==> v34 <==
Design sort_pipe, start of the top module:
module sort_pipe #(
parameter DATA_WIDTH='d8
)(
input 				          clk,
input 				          rst_n,
input 					      client_val,
input [(8*DATA_WIDTH)-1:0]    client_data,
output reg                    client_rdy,
input 				          sort_rdy,
output reg                    sort_val,
output reg [8*DATA_WIDTH-1:0]   sort_data
);
==> flow/config.mk <==
export PLATFORM = sky130hd
export DESIGN_NAME = sort_pipe
export DESIGN_NICKNAME = sort_pipe
export VERILOG_FILES = /design/flow/design.v
export SDC_FILE = /design/flow/constraint.sdc
export NUM_CORES = 4
export LEC_CHECK = 0
export ABC_AREA = 1
export CAP_MARGIN = 40
export CELL_PAD_IN_SITES_DETAIL_PLACEMENT = 1
export CORE_MARGIN = 7
export CORE_UTILIZATION = 24
export CTS_CLUSTER_DIAMETER = 121
export GPL_ROUTABILITY_DRIVEN = 0
export GPL_TIMING_DRIVEN = 0
export MAX_ROUTING_LAYER = met4
export MIN_ROUTING_LAYER = met2
export SLEW_MARGIN = 20
export TNS_END_PERCENT = 70
==> flow/constraint.sdc <==
create_clock -name core_clock -period 1.63 [get_ports {clk}]
set_input_delay 0.3260 -clock core_clock [delete_from_list [all_inputs] [get_ports {clk}]]
set_output_delay 0.3260 -clock core_clock [all_outputs]
set_load 0.01 [all_outputs]
run.sh (not shown) runs the stock make flow with config.mk's settings and CLKGATE_MAP_FILE=.
==> inputs of v8, as changes to v34 <==
CAP_MARGIN = 25   (was 40)
CELL_PAD_IN_SITES_DETAIL_PLACEMENT = 2   (was 1)
CORE_MARGIN = 2   (was 7)
CORE_UTILIZATION = 40   (was 24)
CTS_CLUSTER_DIAMETER = 301   (was 121)
MIN_ROUTING_LAYER = unset   (was met2)
==> flow/constraint.sdc (replaced) <==
create_clock -name core_clock -period 3.0 [get_ports {clk}]
set_input_delay 0.6000 -clock core_clock [delete_from_list [all_inputs] [get_ports {clk}]]
set_output_delay 0.6000 -clock core_clock [all_outputs]
set_load 0.01 [all_outputs]
==> inputs of v12, as changes to v34 <==
ABC_AREA = unset   (was 1)
CAP_MARGIN = 20   (was 40)
CELL_PAD_IN_SITES_DETAIL_PLACEMENT = unset   (was 1)
CORE_MARGIN = 2   (was 7)
CORE_UTILIZATION = 66   (was 24)
CTS_CLUSTER_DIAMETER = unset   (was 121)
CTS_CLUSTER_SIZE = 32   (was unset)
GPL_ROUTABILITY_DRIVEN = unset   (was 0)
GPL_TIMING_DRIVEN = unset   (was 0)
MAX_ROUTING_LAYER = unset   (was met4)
MIN_ROUTING_LAYER = unset   (was met2)
PLACE_DENSITY = 0.6   (was unset)
TNS_END_PERCENT = 80   (was 70)
==> flow/constraint.sdc (replaced) <==
create_clock -name core_clock -period 1.73 [get_ports {clk}]
set_input_delay 0.3460 -clock core_clock [delete_from_list [all_inputs] [get_ports {clk}]]
set_output_delay 0.3460 -clock core_clock [all_outputs]
set_load 0.01 [all_outputs]
==> inputs of v16, as changes to v34 <==
ABC_AREA = unset   (was 1)
CAP_MARGIN = 20   (was 40)
CELL_PAD_IN_SITES_DETAIL_PLACEMENT = unset   (was 1)
CORE_MARGIN = 2   (was 7)
CORE_UTILIZATION = 58   (was 24)
CTS_CLUSTER_DIAMETER = unset   (was 121)
GPL_ROUTABILITY_DRIVEN = unset   (was 0)
GPL_TIMING_DRIVEN = unset   (was 0)
MAX_ROUTING_LAYER = unset   (was met4)
MIN_ROUTING_LAYER = unset   (was met2)
SETUP_SLACK_MARGIN = -0.19   (was unset)
TNS_END_PERCENT = unset   (was 70)
==> flow/constraint.sdc (replaced) <==
create_clock -name core_clock -period 2.26 [get_ports {clk}]
set_input_delay 0.4520 -clock core_clock [delete_from_list [all_inputs] [get_ports {clk}]]
set_output_delay 0.4520 -clock core_clock [all_outputs]
set_load 0.01 [all_outputs]
==> impl_metrics.env <==
# source this file to load flow results
export IMPL_die_h_um=267
export IMPL_rows=96
export IMPL_core_area_mm2=0.0686
export IMPL_aoi_share_pct=5.13
export IMPL_status="complete, but fails checks"
export IMPL_grtUsageMet2_pct=73.3
export IMPL_dp_hpwl_um=103000
export IMPL_finalSetupViolCount=7
export IMPL_ys_cells=3556
export IMPL_syn_instance_count=3556
export IMPL_setup_ws_ps=-347
export IMPL_dp_cells=4628
export IMPL_placed_cell_area_mm2=0.0304
export IMPL_so_faults="setup timing"
export IMPL_numCtsBuffers=59
export IMPL_chipArea_mm2=0.0713
export IMPL_common_cells="nand2_1, dfrtp_1, nand3_1, inv_1, ha_1"
export IMPL_synth_cell_type_count=26
export IMPL_synth_area_per_cell_um2=7.78
export IMPL_cts_resized=1
-- figures above: v8

==> impl_metrics.env <==
# implementation run metrics
export IMPL_error="[ERROR GRT-0232] Routing congestion too high. Check the congestion heatmap in the GUI."
export IMPL_die_h_um=353
export IMPL_ios=134
export IMPL_status="stopped before the end"
export IMPL_numCtsBuffers=57
export IMPL_grtUsageMet2_pct=46.5
export IMPL_grt_ovfl_total=20
export IMPL_synth_cell_type_count=26
export IMPL_ys_cells=3556
export IMPL_dp_cells=5213
export IMPL_placed_cell_area_mm2=0.0311
export IMPL_ys_flops=520
export IMPL_core_area_mm2=0.114
export IMPL_chipArea_mm2=0.125
export IMPL_rows=124
export IMPL_pre_cts_ws_ps=-1190
export IMPL_synth_area_per_cell_um2=7.78
export IMPL_syn_instance_count=3556
export IMPL_lastStage="5_1_grt"
export IMPL_xor_share_pct=0
export IMPL_cts_resized=1168
-- figures above: v34

==> impl_metrics.env <==
# source this file to load flow results
export IMPL_finalSetupViolCount=0
export IMPL_status="complete, no violations"
export IMPL_placed_cell_area_mm2=0.0309
export IMPL_cts_resized=0
export IMPL_aoi_share_pct=18.6
export IMPL_synth_cell_type_count=38
export IMPL_rows=80
export IMPL_numCtsBuffers=55
export IMPL_dp_cells=3931
export IMPL_chipArea_mm2=0.0505
export IMPL_setup_ws_ps=4.61
export IMPL_die_h_um=225
export IMPL_synth_area_per_cell_um2=8.77
export IMPL_dp_hpwl_um=57000
export IMPL_grtUsageMet2_pct=51.4
export IMPL_syn_instance_count=3221
-- figures above: v16

==> impl_metrics.env <==
# implementation run metrics
export IMPL_status="stopped before the end"
export IMPL_lastStage="5_1_grt"
export IMPL_error="[ERROR DPL-0038] Utilization greater than 100%, impossible to legalize"
export IMPL_placed_cell_area_mm2=0.0337
export IMPL_syn_instance_count=3221
export IMPL_synth_area_per_cell_um2=8.77
export IMPL_ys_cells=3221
export IMPL_common_cells="nand2_1, dfrtp_1, nand3_1, o21ai_0, nor2_1"
export IMPL_numCtsBuffers=54
export IMPL_dp_hpwl_um=62900
export IMPL_synth_cell_type_count=38
export IMPL_chipArea_mm2=0.0445
export IMPL_rows=75
-- figures above: v12


========
==> inputs of v26 <==
Starting RTL as in the previous note.
clock: 1.97 ns
lec_check: 0
cap_margin: 20
cell_pad_in_sites_detail_placement: 0
cell_pad_in_sites_global_placement: 0
core_aspect_ratio: 1.28
core_margin: 2
core_utilization: 56
gpl_routability_driven: 1
max_routing_layer: met5
min_routing_layer: met1
place_density_lb_addon: 0.14
setup_slack_margin: 0.51
slew_margin: 20
==> v5 (differences from v26) <==
Settings changed: CELL_PAD_IN_SITES_DETAIL_PLACEMENT 0 to unset, CELL_PAD_IN_SITES_GLOBAL_PLACEMENT 0 to unset, CORE_ASPECT_RATIO 1.28 to unset, CORE_UTILIZATION 56 to 40, GPL_ROUTABILITY_DRIVEN 1 to unset, MAX_ROUTING_LAYER met5 to unset, MIN_ROUTING_LAYER met1 to unset, PLACE_DENSITY set to 0.6, PLACE_DENSITY_LB_ADDON 0.14 to unset, SETUP_SLACK_MARGIN 0.51 to unset.
==> flow/constraint.sdc (replaced) <==
create_clock -name core_clock -period 2.5 [get_ports {clk}]
set_input_delay 0.5000 -clock core_clock [delete_from_list [all_inputs] [get_ports {clk}]]
set_output_delay 0.5000 -clock core_clock [all_outputs]
set_load 0.01 [all_outputs]
==> summary of the runs <==
Between v5 and v26, the lower hold slack is in v26 (gap 0.10 ns).
Routed wire length: v5 is lower than v26 (about 22%).
Against v26, the core utilization of v5 is lower by 34 points.
Of v5 and v26, v5 has the higher register-to-register slack (gap 0.69 ns).
In area after synthesis, v5 and v26 do not differ.
Via count: v26 is larger than v5 (19%).
Against v26, the global-route usage of v5 is lower by 13 points.
In v5 the setup slack is better than in v26, by 0.59 ns.
v5 completed with no timing, DRC or antenna violations. v26 produced a layout that fails on negative setup slack.
Against v26, the non-clock buffer count of v5 is lower by 470.

========
==> trial 6 <==
sort_pipe again, from the RTL that the note above started with.
Settings: LEC_CHECK=0, CAP_MARGIN=20, CORE_MARGIN=2, CORE_UTILIZATION=66, PLACE_DENSITY=0.6, SLEW_MARGIN=20; clock period 2.03 ns.
==> build 12: changes against trial 6 <==
Settings changed: CELL_PAD_IN_SITES_DETAIL_PLACEMENT set to 0, CELL_PAD_IN_SITES_GLOBAL_PLACEMENT set to 3, CORE_ASPECT_RATIO set to 1.28, CORE_UTILIZATION 66 to 64, CTS_CLUSTER_DIAMETER set to 358, CTS_CLUSTER_SIZE set to 32, GPL_ROUTABILITY_DRIVEN set to 1, MAX_ROUTING_LAYER set to met5, MIN_ROUTING_LAYER set to met1, PLACE_DENSITY 0.6 to unset, PLACE_DENSITY_LB_ADDON set to 0.03, SETUP_SLACK_MARGIN set to 0.42.
==> flow/constraint.sdc (replaced) <==
create_clock -name core_clock -period 1.47 [get_ports {clk}]
set_input_delay 0.2940 -clock core_clock [delete_from_list [all_inputs] [get_ports {clk}]]
set_output_delay 0.2940 -clock core_clock [all_outputs]
set_load 0.01 [all_outputs]
==> out/qor.yml <==
outcome: "did not finish"
die_x_um: 190
die_h_um: 242
chipArea_mm2: 0.0458
failing_step: "global placement without I/O"
stop_error: "[ERROR FLW-0024] Place density exceeds 1.0 (current PLACE_DENSITY_LB_ADDON =  0.03). Please check if the value of  PLACE_DENSITY_LB_ADDON is between 0 and 0.99."
edf_count: 0
synthCells: 3221
core_mm2: 0.0439
fp_util_pct: 64.4
rows: 87
[end of results for build 12]
==> out/qor.yml <==
outcome: "finished with violations"
so_faults: "negative setup slack"
die_h_um: 211
rows: 75
fin_ws_ps: -50.0
avgViaCountPerCell: 6.40
fp_util_pct: 67.0
core_mm2: 0.0421
die_x_um: 211
edf_count: 0
chipArea_mm2: 0.0445
synthCells: 3221
finalSetupViolations: 8
[end of results for trial 6]

========
==> inputs of 10-16 <==
sort_pipe again, from the RTL that the note above started with.
Settings: LEC_CHECK=0, CAP_MARGIN=20, CELL_PAD_IN_SITES_DETAIL_PLACEMENT=0, CELL_PAD_IN_SITES_GLOBAL_PLACEMENT=3, CORE_ASPECT_RATIO=1.28, CORE_MARGIN=2, CORE_UTILIZATION=60, GPL_ROUTABILITY_DRIVEN=1, MAX_ROUTING_LAYER=met5, MIN_ROUTING_LAYER=met1, PLACE_DENSITY_LB_ADDON=0.03, SETUP_SLACK_MARGIN=0.42, SLEW_MARGIN=20; clock period 1.47 ns.
==> inputs of 02-28, as changes to 10-16 <==
==> flow/config.mk (replaced) <==
export PLATFORM = sky130hd
export DESIGN_NAME = sort_pipe
export DESIGN_NICKNAME = sort_pipe
export VERILOG_FILES = /design/flow/design.v
export SDC_FILE = /design/flow/constraint.sdc
export NUM_CORES = 4
export LEC_CHECK = 0
export ABC_AREA = 1
export CAP_MARGIN = 20
export CELL_PAD_IN_SITES_DETAIL_PLACEMENT = 0
export CELL_PAD_IN_SITES_GLOBAL_PLACEMENT = 0
export CORE_ASPECT_RATIO = 1.28
export CORE_MARGIN = 2
export CORE_UTILIZATION = 59
export CTS_CLUSTER_SIZE = 37
export GPL_ROUTABILITY_DRIVEN = 1
export MAX_ROUTING_LAYER = met5
export MIN_ROUTING_LAYER = met1
export PLACE_DENSITY = 0.65
export SLEW_MARGIN = 20
==> flow/constraint.sdc (replaced) <==
create_clock -name core_clock -period 1.41 [get_ports {clk}]
set_input_delay 0.2820 -clock core_clock [delete_from_list [all_inputs] [get_ports {clk}]]
set_output_delay 0.2820 -clock core_clock [all_outputs]
set_load 0.01 [all_outputs]
==> notes <==
- 02-28 died in 5_1_grt, error DPL-0038. 10-16 aborted during 3_1_place_gp_skip_io (FLW-0024).
- Synthesized cell count: 02-28 is larger than 10-16 (10%).
- Of 02-28 and 10-16, 10-16 has the higher synthesized area (gap 2.1%, measured against 10-16).
- Between 10-16 and 02-28, the lower die size is in 02-28 (gap about 0.4%, measured against 02-28).
==> figures <==
Outcome: 02-28 stopped before the end; 10-16 stopped before the end
Failing step: 02-28 5_1_grt; 10-16 3_1_place_gp_skip_io
Post-Syn Nets: 02-28 3771; 10-16 3436
Core Box Area: 02-28 46210 um2; 10-16 46320 um2
Yosys chip area: 02-28 27660 um2; 10-16 28240 um2
Die X-Extent: 02-28 195.4 um; 10-16 195.8 um
Fa+ha+maj area frac: 02-28 6.649%; 10-16 6.512%
Area of the chip: 02-28 48640 um2; 10-16 48840 um2
Post-synthesis cell type count: 02-28 26; 10-16 38
Vertical extent of the die: 02-28 249.0 um; 10-16 249.5 um
Syn avg cell area: 02-28 7.778 um2; 10-16 8.769 um2
Xor and xnor area share after synthesis: 02-28 0%; 10-16 0%
Synth Instances: 02-28 3556; 10-16 3221
Top area contributor share: 02-28 47.04%; 10-16 46.07%
Number of enable-type register cells in the synthesized netlist: 02-28 0; 10-16 0
Aoi share: 02-28 5.130%; 10-16 18.56%
Effective utilization at floorplan: 02-28 59.85%; 10-16 60.97%
Post-synthesis share of cell area spent on and, or, nand and nor gates: 02-28 32.50%; 10-16 23.41%
Sequential element share of the synthesized area: 02-28 47.04%; 10-16 46.07%
Combined area of all synthesized cells: 02-28 27660 um2; 10-16 28240 um2
Yosys cell count: 02-28 3556; 10-16 3221

========
==> inputs of run E <==
Starting RTL as in the previous note.
==> flow/config.mk <==
export PLATFORM = sky130hd
export DESIGN_NAME = sort_pipe
export DESIGN_NICKNAME = sort_pipe
export VERILOG_FILES = /design/flow/design.v
export SDC_FILE = /design/flow/constraint.sdc
export NUM_CORES = 4
export LEC_CHECK = 0
export CAP_MARGIN = 20
export CELL_PAD_IN_SITES_DETAIL_PLACEMENT = 0
export CELL_PAD_IN_SITES_GLOBAL_PLACEMENT = 3
export CORE_ASPECT_RATIO = 1.28
export CORE_MARGIN = 2
export CORE_UTILIZATION = 21
export GPL_ROUTABILITY_DRIVEN = 1
export MAX_ROUTING_LAYER = met5
export MIN_ROUTING_LAYER = met1
export PLACE_DENSITY_LB_ADDON = 0.14
export SETUP_SLACK_MARGIN = 0.51
export SLEW_MARGIN = 20
==> flow/constraint.sdc <==
create_clock -name core_clock -period 1.97 [get_ports {clk}]
set_input_delay 0.3940 -clock core_clock [delete_from_list [all_inputs] [get_ports {clk}]]
set_output_delay 0.3940 -clock core_clock [all_outputs]
set_load 0.01 [all_outputs]
==> run D: changes against run E <==
Settings changed: CELL_PAD_IN_SITES_DETAIL_PLACEMENT 0 to default, CELL_PAD_IN_SITES_GLOBAL_PLACEMENT 3 to default, CORE_ASPECT_RATIO 1.28 to default, CORE_UTILIZATION 21 to 66, GPL_ROUTABILITY_DRIVEN 1 to default, MAX_ROUTING_LAYER met5 to default, MIN_ROUTING_LAYER met1 to default, PLACE_DENSITY from default to 0.6, PLACE_DENSITY_LB_ADDON 0.14 to default, SETUP_SLACK_MARGIN 0.51 to -0.17.
==> flow/constraint.sdc (replaced) <==
create_clock -name core_clock -period 1.71 [get_ports {clk}]
set_input_delay 0.3420 -clock core_clock [delete_from_list [all_inputs] [get_ports {clk}]]
set_output_delay 0.3420 -clock core_clock [all_outputs]
set_load 0.01 [all_outputs]
==> comparison table <==
Pre-CTS setup slack: run D -0.489 ns; run E -0.368 ns
Number of buffers added by the clock tree synthesis step: run D 54; run E 68
Die Y-Extent: run D 211 um; run E 419 um
Starting utilization of the core area: run D 0.670; run E 0.211
Result of the run: run D aborted with a tool error; run E timing/DRC/antenna clean
Stage where the flow stopped: run D global routing; run E -
Total placed instance area: run D 33800 um2; run E 36300 um2
Final Wtd Congestion: run D 0.956; run E 0.832
Post-Place Cells: run D 4235; run E 5421
Total setup buffers inserted after CTS: run D 33; run E 160
Die Outline Area: run D 44500 um2; run E 137000 um2
Core region area: run D 42100 um2; run E 134000 um2
# resized after CTS: run D 136; run E 738
Total half-perimeter wirelength after legalization and detailed placement: run D 62900 um; run E 88100 um
